rev 12:
## shuzizhong
module shuzizhong(
    input wire clk1,         
    input wire reset,        
    input wire ah1,          
    input wire am1,          
    input wire alarm1,       
    input wire en,           
    input wire naozhong,     
    output wire [0:6] shi,       
    output wire [0:6] ge,        
    output wire [0:6] min_shi,   
    output wire [0:6] min_ge,    
    output wire [0:6] sec_shi,   
    output wire [0:6] sec_ge,    
    output wire daodian,     
    output wire audio        
);
For scale: ~2300 cells after synthesis, about 160 flip-flops, about 51 I/O pins.
Settings: LEC_CHECK=0, ABC_AREA=1, CAP_MARGIN=20, CORE_MARGIN=2, CORE_UTILIZATION=72, CTS_CLUSTER_DIAMETER=392, CTS_CLUSTER_SIZE=95, PLACE_DENSITY=0.4, SETUP_SLACK_MARGIN=2.72, SLEW_MARGIN=20, TNS_END_PERCENT=10; clock period 11.2 ns.
run.sh (not shown) runs the stock make flow with config.mk's settings and CLKGATE_MAP_FILE=.
Final checks on rev 12, whose flow otherwise completed, came back failing, citing negative setup slack.
Edits applied to the flow inputs when going from rev 12 to rev 13:
Settings: changing CTS_CLUSTER_DIAMETER from 392 to 201; changing CORE_UTILIZATION from 72 to 68; removing TNS_END_PERCENT (formerly 10); removing CTS_CLUSTER_SIZE (formerly 95); removing PLACE_DENSITY (formerly 0.4); removing SETUP_SLACK_MARGIN (formerly 2.72); changing the clock period (ns, I/O delays scaled along) from 11.2 to 13.2.
[summary]
Rev 13 completed end to end with timing, DRC and antenna clean.
| worst reg2reg path depth | rev 13 vs rev 12 | 5 lower |
Where setup slack is concerned, rev 12 is outperformed by rev 13.
Summary of rev 13 over rev 12: data-path buffer share of cell area in the final layout decreased by 3.6 points relative to the old numbers; sequential power decreased by about 15% relative to the old numbers; non-clock buffer count decreased by 58% relative to the old numbers.


Starting RTL as in the previous note.
clock: 11.2 ns
lec_check: 0
abc_area: 1
cap_margin: 20
core_margin: 2
core_utilization: 72
cts_cluster_size: 95
place_density: 0.4
slew_margin: 20
tns_end_percent: 10
The starting point produced a layout that fails on negative setup slack.
Edit:
--- a/flow/config.mk
+++ b/flow/config.mk
@@ -8 +7,0 @@
-export ABC_AREA = 1
@@ -11,3 +10 @@
-export CORE_UTILIZATION = 72
-export CTS_CLUSTER_SIZE = 95
-export PLACE_DENSITY = 0.4
+export CORE_UTILIZATION = 65
@@ -15 +11,0 @@
-export TNS_END_PERCENT = 10
==> flow/constraint.sdc (replaced) <==
create_clock -name core_clock -period 17.0 [get_ports {clk1}]
set_input_delay 3.4000 -clock core_clock [delete_from_list [all_inputs] [get_ports {clk1}]]
set_output_delay 3.4000 -clock core_clock [all_outputs]
set_load 0.01 [all_outputs]
After rerunning: The new run passed the timing, DRC and antenna checks; core utilization fell by 16 points; design area goes down by 12%; sequential share of layout area rises by 2.8 points; setup slack is better by 2.1 ns; via count fell by 19%.
Edit:
--- a/flow/config.mk
+++ b/flow/config.mk
@@ -10 +10 @@
-export CORE_UTILIZATION = 65
+export CORE_UTILIZATION = 60
==> flow/constraint.sdc (replaced) <==
create_clock -name core_clock -period 13.2 [get_ports {clk1}]
set_input_delay 2.6400 -clock core_clock [delete_from_list [all_inputs] [get_ports {clk1}]]
set_output_delay 2.6400 -clock core_clock [all_outputs]
set_load 0.01 [all_outputs]
Outcome: Now the flow completed and failed the layout checks on negative setup slack; first-iteration DRC count climbs by 2.3%; cell count climbs by 12%; fmax climbs by 14%.
Edit:
--- a/flow/config.mk
+++ b/flow/config.mk
@@ -10 +10,2 @@
-export CORE_UTILIZATION = 60
+export CORE_UTILIZATION = 40
+export SETUP_SLACK_MARGIN = 2.16
==> flow/constraint.sdc (replaced) <==
create_clock -name core_clock -period 19.3 [get_ports {clk1}]
set_input_delay 3.8600 -clock core_clock [delete_from_list [all_inputs] [get_ports {clk1}]]
set_output_delay 3.8600 -clock core_clock [all_outputs]
set_load 0.01 [all_outputs]
Result: The new run finished clean; final area is lower by 12%; non-clock buffer count is lower by 228; wire length is lower by 11%; flip-flop count stays the same; die size is higher by 49%; setup slack improves by 4.1 ns; area after synthesis stays the same; final cell count is lower by 3.6%; first-iteration DRC count is lower by 32%; clock skew is about the same.


## build 22
shuzizhong again, from the RTL that the note above started with.
Design shuzizhong, start of the top module:
module shuzizhong(
    input wire clk1,         
    input wire reset,        
    input wire ah1,          
    input wire am1,          
    input wire alarm1,       
    input wire en,           
    input wire naozhong,     
    output wire [0:6] shi,       
    output wire [0:6] ge,        
    output wire [0:6] min_shi,   
    output wire [0:6] min_ge,    
    output wire [0:6] sec_shi,   
    output wire [0:6] sec_ge,    
    output wire daodian,     
    output wire audio        
);
Settings: LEC_CHECK=0, CAP_MARGIN=5, CELL_PAD_IN_SITES_DETAIL_PLACEMENT=0, CORE_MARGIN=2, CORE_UTILIZATION=72, CTS_CLUSTER_DIAMETER=377, HOLD_SLACK_MARGIN=0.03, MAX_ROUTING_LAYER=met5, PLACE_DENSITY_LB_ADDON=0.24, SETUP_SLACK_MARGIN=-0.78, SLEW_MARGIN=20; clock period 14.6 ns.
Final checks on build 22, whose flow otherwise completed, came back failing, citing negative setup slack.
Setup changes, build 22 to build 50
Settings: ABC_AREA now 1, previously not set; SETUP_SLACK_MARGIN no longer set, was -0.78; CORE_UTILIZATION now 66, was 72; CTS_CLUSTER_DIAMETER no longer set, was 377; PLACE_DENSITY_LB_ADDON no longer set, was 0.24; MAX_ROUTING_LAYER now met4, was met5; CAP_MARGIN now 30, was 5; the clock period (ns, I/O delays scaled along) now 10.7, was 14.6.
## What came out
- Build 50: all stages done; final checks FAILED (negative setup slack).
- Of build 50 and build 22, the higher final total power belongs to build 50.
- [compare] base=build 22 new=build 50: first-pass GRT wire length rose 14%, count of instantiated cells in the yosys netlist rose 459, growth of design area from synthesis to finish rose 14 points, total wire length after detailed routing rose 21%.
Modified inputs, build 2 compared to build 50
Settings: CORE_UTILIZATION now 70, was 66; PLACE_DENSITY now 0.64, previously not set; SETUP_SLACK_MARGIN now 2.93, previously not set; CTS_CLUSTER_SIZE now 75, previously not set; the clock period (ns, I/O delays scaled along) now 11.8, was 10.7.
--- outcome ---
Tool error DPL-0038 stopped build 2 during global routing (5_1_grt); no final results. Pre-placement core utilization: build 2 vs build 50 up 3.4 points. Number of buffers created by CTS came out exactly the same in build 2 and build 50. Build 2 -> build 50: tally of unique sky130hd cells used after synthesis flat. Note that the cell area after placement recorded for build 2 amounts to 0.947 times the value seen in build 50. As far as post-synthesis register bit count goes, build 50 and build 2 are indistinguishable; the numbers are identical. Chip height is lower on build 2. Build 50 -> build 2: cell count after placement decreased by a little under 10%. Worst slack at placement: build 2 vs build 50 up 0.24 ns. Number of setup buffers added after CTS, build 2 and build 50: higher on build 2. Die area (higher): build 50.


Setup of v14:
shuzizhong again, from the RTL that the note above started with.
Settings: LEC_CHECK=0, ABC_AREA=1, CAP_MARGIN=20, CORE_MARGIN=2, CORE_UTILIZATION=68, CTS_CLUSTER_DIAMETER=367, CTS_CLUSTER_SIZE=99, SETUP_SLACK_MARGIN=3.1, SLEW_MARGIN=20; clock period 12.7 ns.
Tool error GRT-0232 stopped v14 during 5_1_grt; no final results.
#### Input delta (v41 over v14)
Settings: a deleted CTS_CLUSTER_SIZE that had been 99; a deleted CTS_CLUSTER_DIAMETER that had been 367; a change of CORE_UTILIZATION from 68 to 69; a deleted SETUP_SLACK_MARGIN that had been 3.1; a change of the clock period (ns, I/O delays scaled along) from 12.7 to 29.8.
- v41 ended with every stage complete and zero timing, DRC or antenna violations.
- v41 has post-detailed-placement half-perimeter wirelength below what v14 had.
- Going from v14 to v41, worst setup timing slack at the placement stage grows by 11.22 ns.
- Re fraction of synthesis flops using an asynchronous set or reset pin: no difference whatsoever between v41 and v14.
## Diff of input files: v12 against v41
Settings: ABC_AREA: 1 -> unset; CORE_UTILIZATION: 69 -> 24; the clock period (ns, I/O delays scaled along): 29.8 -> 19.3.
==> comparison <==
Diff v41 -> v12 | total detailed-routing wirelength | increase of 540 um. v12: sequential fraction of the synthesis area is 0.78 points higher than what v41 reported. v12 vs. v41: synthesized cell count went down by 20%. Changes observed in v12 relative to v41: sequential share of layout area decreased by 0.37 points relative to the old numbers, number of placement rows rose about 70%.
Here is what was changed in the inputs of v27 compared with v12.
Settings: ABC_AREA now 1, previously not set; CTS_CLUSTER_DIAMETER now 201, previously not set; CORE_UTILIZATION now 70, was 24; the clock period (ns, I/O delays scaled along) now 10.7, was 19.3.
==> results <==
Completing all stages was not enough for v27: its layout failed the final checks because of setup timing. Power, v12 and v27: lower on v12. Global routing usage on met2 (lower): v12. The worst-case clock skew reported for v27 is greater than that of v12 by 0.0047 ns. Length of the first detailed-routing pass in iterations, v12 and v27, higher one = v27. v27 against v12; average routed wire per standard cell is up by more than a quarter. [compare] base=v12 new=v27: post-route minimum period now smaller; total non-filler cell area in the finished layout went up by 2600 sq um. v27 vs. v12: global-route wire length before repair rose by about 20%; final clock period utilization by the worst path increased 21 points.


Setup of alpha:
shuzizhong again, from the RTL that the note above started with.
Settings: LEC_CHECK=0, ABC_AREA=1, CAP_MARGIN=30, CELL_PAD_IN_SITES_DETAIL_PLACEMENT=0, CORE_MARGIN=2, CORE_UTILIZATION=70, CTS_CLUSTER_DIAMETER=231, CTS_CLUSTER_SIZE=15, HOLD_SLACK_MARGIN=0.03, MAX_ROUTING_LAYER=met5, SETUP_SLACK_MARGIN=-0.45, SLEW_MARGIN=20; clock period 10.7 ns.
Ran to the end and failed final checks on negative setup slack: alpha.
## Diff of input files: beta against alpha
- CTS_CLUSTER_DIAMETER changed from 231 to 196
- MAX_ROUTING_LAYER removed (was met5)
- CAP_MARGIN changed from 30 to 20
- CELL_PAD_IN_SITES_DETAIL_PLACEMENT removed (was 0)
- CTS_CLUSTER_SIZE changed from 15 to 39
- HOLD_SLACK_MARGIN changed from 0.03 to 0.3
- SETUP_SLACK_MARGIN changed from -0.45 to 2.52
Results
- Compared with alpha, in beta yosys stat chip area ~0 delta; post-placement cell area rose about 3.5%; synthesis-stage register bit count level; share of async-settable or async-resettable flops after synthesis comparable.
- Weighted congestion reported at the end of routability-driven placement (higher): beta
- Diff beta..alpha | number of top-level pins | unchanged
- [compare] base=alpha new=beta: worst slack at placement went down 0.099 ns; number of placed instances, taps included held.
- Between beta and alpha, the difference in netlist area before placement is negligible.
- beta: it failed with a tool error in clock tree synthesis, so there are no final results.
- Re proportion of synthesized area in mux cells: no difference whatsoever between beta and alpha.
### beta -> gamma
- a change of SETUP_SLACK_MARGIN from 2.52 to 0.77
- a change of CTS_CLUSTER_DIAMETER from 196 to 201
- a deleted CTS_CLUSTER_SIZE that had been 39
- a deleted HOLD_SLACK_MARGIN that had been 0.3
Findings:
[gamma] post-placement setup slack rose 0.099 ns relative to beta. Re die size: no difference whatsoever between gamma and beta. Post-synthesis mux area share: gamma vs beta identical. Going from beta to gamma, placed instance area shrank by a few percent. Netlist area before placement: beta vs gamma, no meaningful difference. Die boundary width: gamma vs beta identical. beta -> gamma: instance count after placement with tap cells included flat. Status gamma: flow complete, layout not clean - negative setup slack. On share of synthesized cell area in full adder, half adder and majority cells, gamma and beta are basically level. Count of port buffers added during placement delta (beta -> gamma): insignificant.
What delta does differently from gamma at the input level:
- MAX_ROUTING_LAYER newly set to met4
- CAP_MARGIN changed from 20 to 40
- CTS_CLUSTER_SIZE newly set to 15
- SETUP_SLACK_MARGIN changed from 0.77 to 2.8
- CELL_PAD_IN_SITES_DETAIL_PLACEMENT newly set to 0
- CTS_CLUSTER_DIAMETER changed from 201 to 231
- HOLD_SLACK_MARGIN newly set to 0.03
[summary]
- As the logs show, delta stopped at global routing after a tool error, so it never reached the end of the flow.
- gamma → delta: setup fix buffers added after clock tree synthesis increased by 88 relative to the old numbers; weighted congestion at the end of routability-driven global placement increased by about 3% relative to the old numbers; synthesized instance count closely matched the old numbers.
- Total CTS buffers: delta vs gamma identical
- Changes observed in delta relative to gamma: overall die area did not really move, cts-stage hold buffer count closely matched the old numbers, worst setup slack before clock tree synthesis higher.
- From gamma to delta the numbers moved as follows: synthesized chip area reported by yosys barely changed, number of cells upsized or downsized after cts climbed 340.
- From gamma to delta, number of distinct standard cells referenced by the synthesized netlist did not move at all.
Edits applied to the flow inputs when going from delta to epsilon:
- changing SETUP_SLACK_MARGIN from 2.8 to -0.45
- removing CTS_CLUSTER_SIZE (formerly 15)
- changing CAP_MARGIN from 40 to 30
- changing CORE_UTILIZATION from 70 to 66
- changing MAX_ROUTING_LAYER from met4 to met5
- removing CTS_CLUSTER_DIAMETER (formerly 231)
==> results <==
The flow ran to completion for all of epsilon and delta but delta, which stopped partway.
What ended delta was a tool error in global routing; the run never finished.
The flow completed for epsilon, but it is not clean: the layout still shows negative setup slack.
Delta (epsilon minus delta): chip area +5.9%; synthesized cell count ~0 delta; die boundary width higher; chip height moved up; post-CTS setup buffer count shrank by 149.
Number of instances in the placed design for epsilon is higher than for delta.
The count of standard-cell rows reported for epsilon is greater than that of delta by 1.9%.
Placed standard-cell area, epsilon and delta: lower on epsilon


Starting RTL as in the previous note.
// shuzizhong
module shuzizhong(
    input wire clk1,         
    input wire reset,        
    input wire ah1,          
    input wire am1,          
    input wire alarm1,       
    input wire en,           
    input wire naozhong,     
    output wire [0:6] shi,       
    output wire [0:6] ge,        
    output wire [0:6] min_shi,   
    output wire [0:6] min_ge,    
    output wire [0:6] sec_shi,   
    output wire [0:6] sec_ge,    
    output wire daodian,     
    output wire audio        
);
Settings: LEC_CHECK=0, CAP_MARGIN=30, CELL_PAD_IN_SITES_DETAIL_PLACEMENT=2, CORE_MARGIN=3, CORE_UTILIZATION=18, HOLD_SLACK_MARGIN=0.03, MAX_ROUTING_LAYER=met5, PLACE_DENSITY_LB_ADDON=0.1, SLEW_MARGIN=20; clock period 33.0 ns.
==> next run, changes <==
Settings changed: CELL_PAD_IN_SITES_DETAIL_PLACEMENT 2 to 0, CORE_ASPECT_RATIO from default to 1.78, PLACE_DENSITY from default to 0.87, PLACE_DENSITY_LB_ADDON 0.1 to default.
Result: The changed run passed the timing, DRC and antenna checks; hold slack is worse by 9.9 ps; worst setup slack is worse by 370 ps; cell area stays flat; via count rises by 0.79%; total power rises by 1.6%.


v18:
shuzizhong again, from the RTL that the note above started with.
clock: 25.0 ns
lec_check: 0
cap_margin: 20
cell_pad_in_sites_global_placement: 3
core_margin: 2
core_utilization: 25
cts_cluster_diameter: 378
cts_cluster_size: 100
hold_slack_margin: -0.08
place_density: 0.91
slew_margin: 20
tns_end_percent: 20
Input changes introduced in v56 (baseline for comparison: v18):
- clearing CTS_CLUSTER_SIZE, which used to be 100
- clearing TNS_END_PERCENT, which used to be 20
- clearing CELL_PAD_IN_SITES_GLOBAL_PLACEMENT, which used to be 3
- clearing PLACE_DENSITY, which used to be 0.91
- clearing CTS_CLUSTER_DIAMETER, which used to be 378
- clearing HOLD_SLACK_MARGIN, which used to be -0.08
- swapping 25 for 40 in CORE_UTILIZATION
### Flow results
The clock-pin slew of the registers on the worst-case setup and hold paths of v56 and that of v18 are within noise of each other. Per the comparison of v56 with v18, instance count after placement with tap cells included moved down, internal power contribution lower, met3 demand-to-capacity share in global routing saw an increase. Summary of v56 over v18: mean routed wirelength per cell now larger, share of the core filled with cells now larger, clock network power share now smaller, total power now smaller. v56 completed end to end with timing, DRC and antenna clean.
> inputs changed (v56 -> v21)
- setting GPL_TIMING_DRIVEN to 1 for the first time
- changing CORE_UTILIZATION from 40 to 17
- setting CELL_PAD_IN_SITES_GLOBAL_PLACEMENT to 3 for the first time
- setting CELL_PAD_IN_SITES_DETAIL_PLACEMENT to 1 for the first time
- setting GPL_ROUTABILITY_DRIVEN to 0 for the first time
- setting CORE_ASPECT_RATIO to 0.67 for the first time
- setting MIN_ROUTING_LAYER to met1 for the first time
- changing CAP_MARGIN from 20 to 10
==> results <==
- Looking at the reports, v21 completed the entire flow and the layout it produced met the timing, DRC and antenna checks.
- The top power group comes out registers in one run and clock in the other, namely in v56 and v21 respectively.
- v21 against v56: first-iteration DRC count went down 9, worst clock skew neither gained nor lost much, maximum clock frequency down about 3.3%, relative slew slack now larger.
- In the flow results for v56 and v21, the minimum clock period after layout is larger on v21.
- v21 vs v56: clock buffer count in the final layout up
- Compared v56 against v21; insertion delay of the later-clocked pin in the worst-skew pair within noise.
- | met1 routing resource usage after global routing | higher: v56 |
- From v56 to v21 the numbers moved as follows: post-synthesis to final-layout area growth up 6.1 points; proportion of cell area occupied by registers fell by 1.3 points.
The inputs of v5 differ from those of v21 as listed below.
- SLEW_MARGIN now 5, was 20
- CTS_CLUSTER_SIZE now 18, previously not set
- SETUP_SLACK_MARGIN now 1.64, previously not set
- ABC_AREA now 1, previously not set
- CAP_MARGIN now 35, was 10
- CORE_MARGIN now 9, was 2
- CORE_UTILIZATION now 40, was 17
- GPL_TIMING_DRIVEN no longer set, was 1
- HOLD_SLACK_MARGIN now 0.12, previously not set
- CORE_ASPECT_RATIO no longer set, was 0.67
- TNS_END_PERCENT now 40, previously not set
- CELL_PAD_IN_SITES_GLOBAL_PLACEMENT no longer set, was 3
Notes after the runs:
- v5 vs. v21: area of combinational cells with multiple inputs decreased by about 9% relative to the old numbers, worst-case hold slack increased by 3.5 ps relative to the old numbers, total routed wirelength decreased by 7.0% relative to the old numbers, logic share of the area decreased by 4.4 points relative to the old numbers.
- Critical path depth: v5 vs v21 down 43
- A most used routing layer in global routing of met2 is what v5 shows, while met1 belongs to v21.
[inputs] v16 vs v5
- removing CTS_CLUSTER_SIZE (formerly 18)
- removing ABC_AREA (formerly 1)
- changing HOLD_SLACK_MARGIN from 0.12 to 0.27
- removing SETUP_SLACK_MARGIN (formerly 1.64)
- removing MIN_ROUTING_LAYER (formerly met1)
- changing SLEW_MARGIN from 5 to 20
- changing CORE_MARGIN from 9 to 2
- removing CELL_PAD_IN_SITES_DETAIL_PLACEMENT (formerly 1)
- removing TNS_END_PERCENT (formerly 40)
--- outcome ---
- v16 vs v5, non-clock buffer count went up by 7.1%.
- v16 completed every stage of the flow, and the final layout passed the timing, DRC and antenna checks.
- v16 against v5: site row count went down, parity-gate share of the synthesized area counting xor and xnor cells rose 3.6 points.
Modified inputs, v20 compared to v16
- CORE_UTILIZATION: 40 -> 25
- GPL_ROUTABILITY_DRIVEN: 0 -> unset
- HOLD_SLACK_MARGIN: 0.27 -> -0.08
- CTS_CLUSTER_SIZE: unset -> 100
- CAP_MARGIN: 35 -> 20
- CTS_CLUSTER_DIAMETER: unset -> 378
Notes after the runs:
The higher wire length of the first global-routing pass came out of v20. Lower fraction of power spent switching nets among v16 and v20: v16. Compared to v16, the routing of v20 uses more wire. Going from v16 to v20, sequential fraction of the synthesis area saw little to no change; smallest setup slack after layout saw a decrease; largest driver fanout on the critical path saw an increase; met3 layer usage reported by global route saw a decrease; shortest clock period the worst path allows after layout saw an increase. Area after detailed placement was higher in the run labelled v20. For v20, the critical path endpoint was inst5.pwm_duty_cycle[0], unlike v16, where it was inst5.counter[19].
Power is estimated from default activity; no workload was simulated.
